==> v35 <==
==> flow/design.v <==
module ws2812b(
    input logic clk, 
    input logic rst,
    input logic serial_in, 
    input logic transmit, 
    output logic ws2812b_out, 
    output logic shift
);
    localparam IDLE = 1'b0;
    localparam TRANSMITTING = 1'b1;
    localparam T0_CYCLE_COUNT = 4'd5;
    localparam T1_CYCLE_COUNT = 4'd10;
    localparam MAX_CYCLE_COUNT = 4'd15;
    logic state;
    logic [3:0] cycle_count;
    logic bit_being_sent;
    always_ff @(posedge clk) begin
        if (rst) begin
            state <= IDLE;
            cycle_count <= 4'd0;
            bit_being_sent <= 1'b0;
        end
        else begin
        unique case (state)
            IDLE:
                if (transmit == 1'b1) begin
                    state <= TRANSMITTING;
                    cycle_count <= 4'd0;
                    bit_being_sent <= serial_in;
                end
            TRANSMITTING:
                if (transmit == 1'b0) begin
                    state <= IDLE;
                end
                else if (cycle_count == MAX_CYCLE_COUNT - 1) begin
                    cycle_count <= 4'd0;
                    bit_being_sent <= serial_in;
                end
                else begin
                    cycle_count <= cycle_count + 1;
                end
        endcase
        end
    end
    always_comb begin
        if (state == TRANSMITTING)
            if (bit_being_sent == 1'b0)
                ws2812b_out = (cycle_count < T0_CYCLE_COUNT);
            else
                ws2812b_out = (cycle_count < T1_CYCLE_COUNT);
        else
            ws2812b_out = 1'b0;
    end
    assign shift = (state == TRANSMITTING) && (cycle_count == 4'd0);
endmodule
module controller (
    input logic clk, 
    input logic rst,
    output logic load_sreg, 
    output logic transmit_pixel, 
    output logic [5:0] pixel, 
    output logic [4:0] frame
);
    localparam TRANSMIT_FRAME       = 1'b0;
    localparam IDLE                 = 1'b1;
    localparam [2:0] READ_CH_VALS   = 3'b001;
    localparam [2:0] LOAD_SREG      = 3'b010;
    localparam [2:0] TRANSMIT_PIXEL = 3'b100;
    localparam [8:0] TRANSMIT_CYCLES    = 9'd360;        
    localparam [19:0] IDLE_CYCLES       = 20'd2000;      
    logic state;
    logic next_state;
    logic [2:0] transmit_phase;
    logic [2:0] next_transmit_phase;
    logic [5:0] pixel_counter;
    logic [4:0] frame_counter;
    logic [8:0] transmit_counter;
    logic [19:0] idle_counter;
    logic transmit_pixel_done;
    logic idle_done;
    assign transmit_pixel_done = (transmit_counter == TRANSMIT_CYCLES - 1);
    assign idle_done = (idle_counter == IDLE_CYCLES - 1);
    always_ff @(posedge clk) begin
        if (rst) begin
            state <= TRANSMIT_FRAME;
            transmit_phase <= READ_CH_VALS;
        end
        else begin
            state <= next_state;
            transmit_phase <= next_transmit_phase;
        end
    end
    always_comb begin
        next_state = 1'bx;
        unique case (state)
            TRANSMIT_FRAME:
                if ((pixel_counter == 6'd63) && (transmit_pixel_done))
                    next_state = IDLE;
                else
                    next_state = TRANSMIT_FRAME;
            IDLE:
                if (idle_done)
                    next_state = TRANSMIT_FRAME;
                else
                    next_state = IDLE;
        endcase
    end
    always_comb begin
        next_transmit_phase = READ_CH_VALS;
        if (state == TRANSMIT_FRAME) begin
            case (transmit_phase)
                READ_CH_VALS:
                    next_transmit_phase = LOAD_SREG;
                LOAD_SREG:
                    next_transmit_phase = TRANSMIT_PIXEL;
                TRANSMIT_PIXEL:
                    next_transmit_phase = transmit_pixel_done ? READ_CH_VALS : TRANSMIT_PIXEL;
            endcase
        end
    end
    always_ff @(posedge clk) begin
        if (rst) begin
            pixel_counter <= 6'd0;
        end
        else if ((state == TRANSMIT_FRAME) && transmit_pixel_done) begin
            pixel_counter <= pixel_counter + 1;
        end
    end
    always_ff @(posedge clk) begin
        if (rst) begin
            frame_counter <= 5'd0;
        end
        else if (idle_done) begin
            frame_counter <= frame_counter + 1;
        end
    end
    always_ff @(posedge clk) begin
        if (rst) begin
            transmit_counter <= 9'd0;
        end
        else if (transmit_phase == TRANSMIT_PIXEL) begin
            transmit_counter <= transmit_counter + 1;
        end
        else begin
            transmit_counter <= 9'd0;
        end
    end
    always_ff @(posedge clk) begin
        if (rst) begin
            idle_counter <= 20'd0;
        end
        else if (state == IDLE) begin
            idle_counter <= idle_counter + 1;
        end
        else begin
            idle_counter <= 20'd0;
        end
    end
    assign pixel = pixel_counter;
    assign frame = frame_counter;
    assign load_sreg = (transmit_phase == LOAD_SREG);
    assign transmit_pixel = (transmit_phase == TRANSMIT_PIXEL);
endmodule
module game_of_life #(
    parameter [63:0] INIT_GRID = 64'hFFFF_FFFF_FFFF_FFFF
)(
    input  logic clk,
    input  logic rst,
    input  logic tick,          
    input  logic load,          
    input  logic load_bit,
    output logic [63:0] grid_out
);
    logic [63:0] grid;
    logic [63:0] next_grid;
    logic [63:0] north, south, east, west;
    logic [63:0] ne, nw, se, sw;
    logic [3:0] neighbors [63:0];
    integer i;
    always_comb begin
        for (i = 0; i < 64; i = i + 1) begin
            north[i] = grid[(((i / 8) + 1) % 8) * 8 + (i % 8)];
            south[i] = grid[(((i / 8) + 7) % 8) * 8 + (i % 8)];
            east[i]  = grid[(i / 8) * 8 + ((i % 8) + 1) % 8];
            west[i]  = grid[(i / 8) * 8 + ((i % 8) + 7) % 8];
            ne[i]    = grid[(((i / 8) + 1) % 8) * 8 + ((i % 8) + 1) % 8];
            nw[i]    = grid[(((i / 8) + 1) % 8) * 8 + ((i % 8) + 7) % 8];
            se[i]    = grid[(((i / 8) + 7) % 8) * 8 + ((i % 8) + 1) % 8];
            sw[i]    = grid[(((i / 8) + 7) % 8) * 8 + ((i % 8) + 7) % 8];
        end
        for (i = 0; i < 64; i = i + 1) begin
            neighbors[i] = north[i] + south[i] + east[i] + west[i] +
                           ne[i] + nw[i] + se[i] + sw[i];
        end
        for (i = 0; i < 64; i = i + 1) begin
            if (grid[i])
                next_grid[i] = (neighbors[i] == 2 || neighbors[i] == 3);
            else
                next_grid[i] = (neighbors[i] == 3);
        end
    end
    always_ff @(posedge clk) begin
        if (rst)
            grid <= INIT_GRID;
        else if (load)
            grid <= {load_bit, grid[63:1]};
        else if (tick)
            grid <= next_grid;
    end
    assign grid_out = grid;
endmodule
module top (
    input  logic clk,
    input  logic rst,
    input  logic load,
    input  logic [2:0] load_rgb,
    output logic _48b
);
    logic [5:0] pixel;
    logic load_sreg, transmit_pixel, shift;
    logic ws_out;
    logic [7:0] red_data, green_data, blue_data;
    logic [23:0] shift_reg;
    logic [23:0] div_counter;
    logic tick;
    always_ff @(posedge clk) begin
        if (rst) begin
            div_counter <= 0;
            tick <= 1'b0;
        end else if (div_counter == 24'd29_999) begin  
            div_counter <= 0;
            tick <= 1'b1;
        end else begin
            div_counter <= div_counter + 1;
            tick <= 1'b0;
        end
    end
    logic [63:0] red_grid, green_grid, blue_grid;
    localparam [63:0] RED_INIT   = 64'b11100000_00000000_00000000_00000000_00000000_00000000_00000000_00000000;  
    localparam [63:0] GREEN_INIT = 64'b00000000_00011100_00000000_00000000_00000000_00000000_00000000_00000000;  
    localparam [63:0] BLUE_INIT  = 64'b00000000_00000000_00000111_00000000_00000000_00000000_00000000_00000000;  
    game_of_life #(.INIT_GRID(RED_INIT))   u_red_gol   (.clk(clk), .rst(rst), .tick(tick), .load(load), .load_bit(load_rgb[2]), .grid_out(red_grid));
    game_of_life #(.INIT_GRID(GREEN_INIT)) u_green_gol (.clk(clk), .rst(rst), .tick(tick), .load(load), .load_bit(load_rgb[1]), .grid_out(green_grid));
    game_of_life #(.INIT_GRID(BLUE_INIT))  u_blue_gol  (.clk(clk), .rst(rst), .tick(tick), .load(load), .load_bit(load_rgb[0]), .grid_out(blue_grid));
    always_comb begin
        red_data   = {8{red_grid[pixel]}};
        green_data = {8{green_grid[pixel]}};
        blue_data  = {8{blue_grid[pixel]}};
    end
    controller u_ctrl (
        .clk(clk),
        .rst(rst),
        .load_sreg(load_sreg),
        .transmit_pixel(transmit_pixel),
        .pixel(pixel),
        .frame()
    );
    ws2812b u_ws (
        .clk(clk),
        .rst(rst),
        .serial_in(shift_reg[23]),
        .transmit(transmit_pixel),
        .ws2812b_out(ws_out),
        .shift(shift)
    );
    always_ff @(posedge clk) begin
        if (load_sreg)
            shift_reg <= {green_data, red_data, blue_data};  
        else if (shift)
            shift_reg <= {shift_reg[22:0], 1'b0};
    end
    assign _48b = ws_out;
endmodule
==> flow/run.sh <==
#!/bin/bash
# the make line also repeats each setting of config.mk as NAME=value (left out here)
make -C /OpenROAD-flow-scripts/flow DESIGN_CONFIG=/design/flow/config.mk WORK_HOME=/design/flow/orfs CLKGATE_MAP_FILE= finish
==> flow/config.mk <==
export PLATFORM = sky130hd
export DESIGN_NAME = top
export DESIGN_NICKNAME = top
export VERILOG_FILES = /design/flow/design.v
export SDC_FILE = /design/flow/constraint.sdc
export NUM_CORES = 4
export LEC_CHECK = 0
export ABC_AREA = 0
export CAP_MARGIN = 25
export CORE_ASPECT_RATIO = 0.74
export CORE_MARGIN = 8
export CORE_UTILIZATION = 30
export CTS_CLUSTER_SIZE = 21
export GPL_ROUTABILITY_DRIVEN = 0
export GPL_TIMING_DRIVEN = 1
export PLACE_DENSITY_LB_ADDON = 0.09
export SLEW_MARGIN = 5
==> flow/constraint.sdc <==
create_clock -name core_clock -period 2.54 [get_ports {clk}]
set_input_delay 0.5080 -clock core_clock [delete_from_list [all_inputs] [get_ports {clk}]]
set_output_delay 0.5080 -clock core_clock [all_outputs]
set_load 0.01 [all_outputs]
==> v37: changes against v35 <==
ABC_AREA = unset   (was 0)
CAP_MARGIN = 0   (was 25)
CORE_ASPECT_RATIO = unset   (was 0.74)
CORE_MARGIN = 2   (was 8)
CORE_UTILIZATION = 70   (was 30)
CTS_CLUSTER_DIAMETER = 346   (was unset)
CTS_CLUSTER_SIZE = unset   (was 21)
GPL_ROUTABILITY_DRIVEN = unset   (was 0)
GPL_TIMING_DRIVEN = unset   (was 1)
PLACE_DENSITY_LB_ADDON = unset   (was 0.09)
SLEW_MARGIN = 20   (was 5)
==> flow/constraint.sdc (replaced) <==
create_clock -name core_clock -period 2.88 [get_ports {clk}]
set_input_delay 0.5760 -clock core_clock [delete_from_list [all_inputs] [get_ports {clk}]]
set_output_delay 0.5760 -clock core_clock [all_outputs]
set_load 0.01 [all_outputs]
==> v14: changes against v35 <==
ABC_AREA = 1   (was 0)
CAP_MARGIN = 20   (was 25)
CELL_PAD_IN_SITES_DETAIL_PLACEMENT = 1   (was unset)
CORE_ASPECT_RATIO = 1.84   (was 0.74)
CORE_MARGIN = 2   (was 8)
CORE_UTILIZATION = 54   (was 30)
CTS_CLUSTER_SIZE = 19   (was 21)
GPL_ROUTABILITY_DRIVEN = 1   (was 0)
GPL_TIMING_DRIVEN = unset   (was 1)
MAX_ROUTING_LAYER = met4   (was unset)
PLACE_DENSITY_LB_ADDON = 0.06   (was 0.09)
SETUP_SLACK_MARGIN = 0.18   (was unset)
SLEW_MARGIN = 20   (was 5)
TNS_END_PERCENT = 30   (was unset)
==> flow/constraint.sdc (replaced) <==
create_clock -name core_clock -period 2.86 [get_ports {clk}]
set_input_delay 0.5720 -clock core_clock [delete_from_list [all_inputs] [get_ports {clk}]]
set_output_delay 0.5720 -clock core_clock [all_outputs]
set_load 0.01 [all_outputs]
==> qor summary <==
Outcome: v37 complete, but fails checks; v35 complete, but fails checks; v14 stopped before the end
Stage where the flow stopped: v37 -; v35 -; v14 global routing
Reasons for failing layout checks: v37 negative setup slack; v35 negative setup slack; v14 -
HPWL after DPL: v37 102 mm; v35 123 mm; v14 136 mm
Final Critical Period: v37 3.20 ns; v35 3.21 ns; v14 -
Share of Yosys cell area claimed by the top area cell type: v37 33.4%; v35 33.4%; v14 33.0%
First drt pass iteration count: v37 7; v35 7; v14 -
Number of cells in Yosys stat: v37 5,122; v35 5,122; v14 5,674
Count of antenna diodes in the layout: v37 0; v35 1; v14 -
Detailed-route wire length per cell: v37 20.9 µm; v35 19.7 µm; v14 -
Area of the chip: v37 67,800 µm²; v35 166,000 µm²; v14 88,700 µm²
Core Util, Final: v37 86.5%; v35 39.1%; v14 -
Total instance count after detailed placement: v37 6,380; v35 7,587; v14 7,231
Antenna Violating Nets Remaining: v37 0; v35 0; v14 -
R2R setup slack: v37 -0.32 ns; v35 -0.67 ns; v14 -
Area fraction in mux cells: v37 4.09%; v35 4.09%; v14 0%
Floorplan die height: v37 260 µm; v35 353 µm; v14 402 µm
Classification of the worst-slack hold path: v37 in2reg; v35 in2reg; v14 -

========
==> inputs of run a <==
// top: RTL as listed in full above, without the edits since
Settings: LEC_CHECK=0, ABC_AREA=1, CAP_MARGIN=5, CELL_PAD_IN_SITES_DETAIL_PLACEMENT=0, CORE_MARGIN=2, CORE_UTILIZATION=56, CTS_CLUSTER_DIAMETER=79, GPL_ROUTABILITY_DRIVEN=0, GPL_TIMING_DRIVEN=1, HOLD_SLACK_MARGIN=-0.09, MAX_ROUTING_LAYER=met5, SETUP_SLACK_MARGIN=0.87, SLEW_MARGIN=20, TNS_END_PERCENT=25; clock period 10.0 ns.
run.sh (not shown) runs the stock make flow with config.mk's settings and CLKGATE_MAP_FILE=.
==> run b: changes against run a <==
Settings changed: ABC_AREA 1 to not set, CAP_MARGIN 5 to 20, CELL_PAD_IN_SITES_DETAIL_PLACEMENT 0 to not set, CORE_UTILIZATION 56 to 47, CTS_CLUSTER_DIAMETER 79 to not set, GPL_ROUTABILITY_DRIVEN 0 to not set, GPL_TIMING_DRIVEN 1 to not set, HOLD_SLACK_MARGIN -0.09 to not set, MAX_ROUTING_LAYER met5 to not set, SETUP_SLACK_MARGIN 0.87 to not set, TNS_END_PERCENT 25 to not set.
==> flow/constraint.sdc (replaced) <==
create_clock -name core_clock -period 4.08 [get_ports {clk}]
set_input_delay 0.8160 -clock core_clock [delete_from_list [all_inputs] [get_ports {clk}]]
set_output_delay 0.8160 -clock core_clock [all_outputs]
set_load 0.01 [all_outputs]
==> run c: changes against run a <==
Settings changed: ABC_AREA 1 to not set, CAP_MARGIN 5 to 20, CELL_PAD_IN_SITES_DETAIL_PLACEMENT 0 to not set, CORE_UTILIZATION 56 to 40, CTS_CLUSTER_DIAMETER 79 to not set, GPL_ROUTABILITY_DRIVEN 0 to not set, GPL_TIMING_DRIVEN 1 to 0, HOLD_SLACK_MARGIN -0.09 to not set, MAX_ROUTING_LAYER met5 to met4, SETUP_SLACK_MARGIN 0.87 to not set, TNS_END_PERCENT 25 to 75.
==> comparison <==
- Run a passed the timing, design-rule and antenna checks. Run b ran to the end with no violations. Run c ran to the end with no violations.
- Between run c and run b, the lower register-to-register slack is in run b (gap 5700 ps).
- Of run b and run a, run a has the higher wire length (gap 3.2%, measured against run a).
- Against run a, the synthesized cell count of run b is lower by 9.7%.
- The lowest sequential power belongs to run c, the highest to run b.
- Between run b and run a, the lower via count is in run b (gap 5.4%, measured against run a).
- Of run c and run b, run b has the higher worst hold slack (gap 23 ps).

========
==> inputs of try-cedar <==
Starts from the design.v that is shown in full above.
make LEC_CHECK=0 CAP_MARGIN=20 CORE_MARGIN=2 CORE_UTILIZATION=45 SLEW_MARGIN=20 finish   # period 4.08 ns
==> try-umber (differences from try-cedar) <==
==> flow/constraint.sdc (replaced) <==
create_clock -name core_clock -period 10.0 [get_ports {clk}]
set_input_delay 2.0000 -clock core_clock [delete_from_list [all_inputs] [get_ports {clk}]]
set_output_delay 2.0000 -clock core_clock [all_outputs]
set_load 0.01 [all_outputs]
==> qor.rpt <==
STATUS
-----------------------------------------------------
Status                                   finished clean

WORST SETUP PATH
-----------------------------------------------------
Crit-path slowest cell                           fa_1

TIMING
-----------------------------------------------------
Cycle use final                                 0.864
Worst Max-Slew Pin Slew                       1.16 ns
Relative slew slack                             0.229

ROUTE
-----------------------------------------------------
Total Wirelength                            123000 um

JOB
-----------------------------------------------------
Number of warnings the tools reported              28

GLOBAL ROUTING
-----------------------------------------------------
Global-route wire length before repair      198000 um

CELLS AND AREA
-----------------------------------------------------
Post-route core utilization                     0.490

(the above is from try-cedar)
==> qor.rpt <==
STATUS
--------------------------------------------------------------------------------
Status                                                              finished clean

TIMING
--------------------------------------------------------------------------------
Clk_skew                                                               0.0218 ns
Relative slew slack                                                        0.257
Worst Max-Slew Pin Slew                                                  1.11 ns

GLOBAL ROUTING
--------------------------------------------------------------------------------
Number of antenna violations at the first check in global routing              0
Global-route wire length before repair                                 194000 um

POWER
--------------------------------------------------------------------------------
Power in combinational cells                                              249 uW
Clock power share                                                          0.537

CLOCK NETWORK
--------------------------------------------------------------------------------
Clock sink count                                                             286

CELLS AND AREA
--------------------------------------------------------------------------------
Post-route core utilization                                                0.482

ROUTE
--------------------------------------------------------------------------------
Total Wirelength                                                       119000 um

JOB
--------------------------------------------------------------------------------
Number of warnings the tools reported                                         32

SYNTHESIS
--------------------------------------------------------------------------------
Post-synth top area share                                                  0.334

(the above is from try-umber)
Power is estimated from default activity; no workload was simulated.
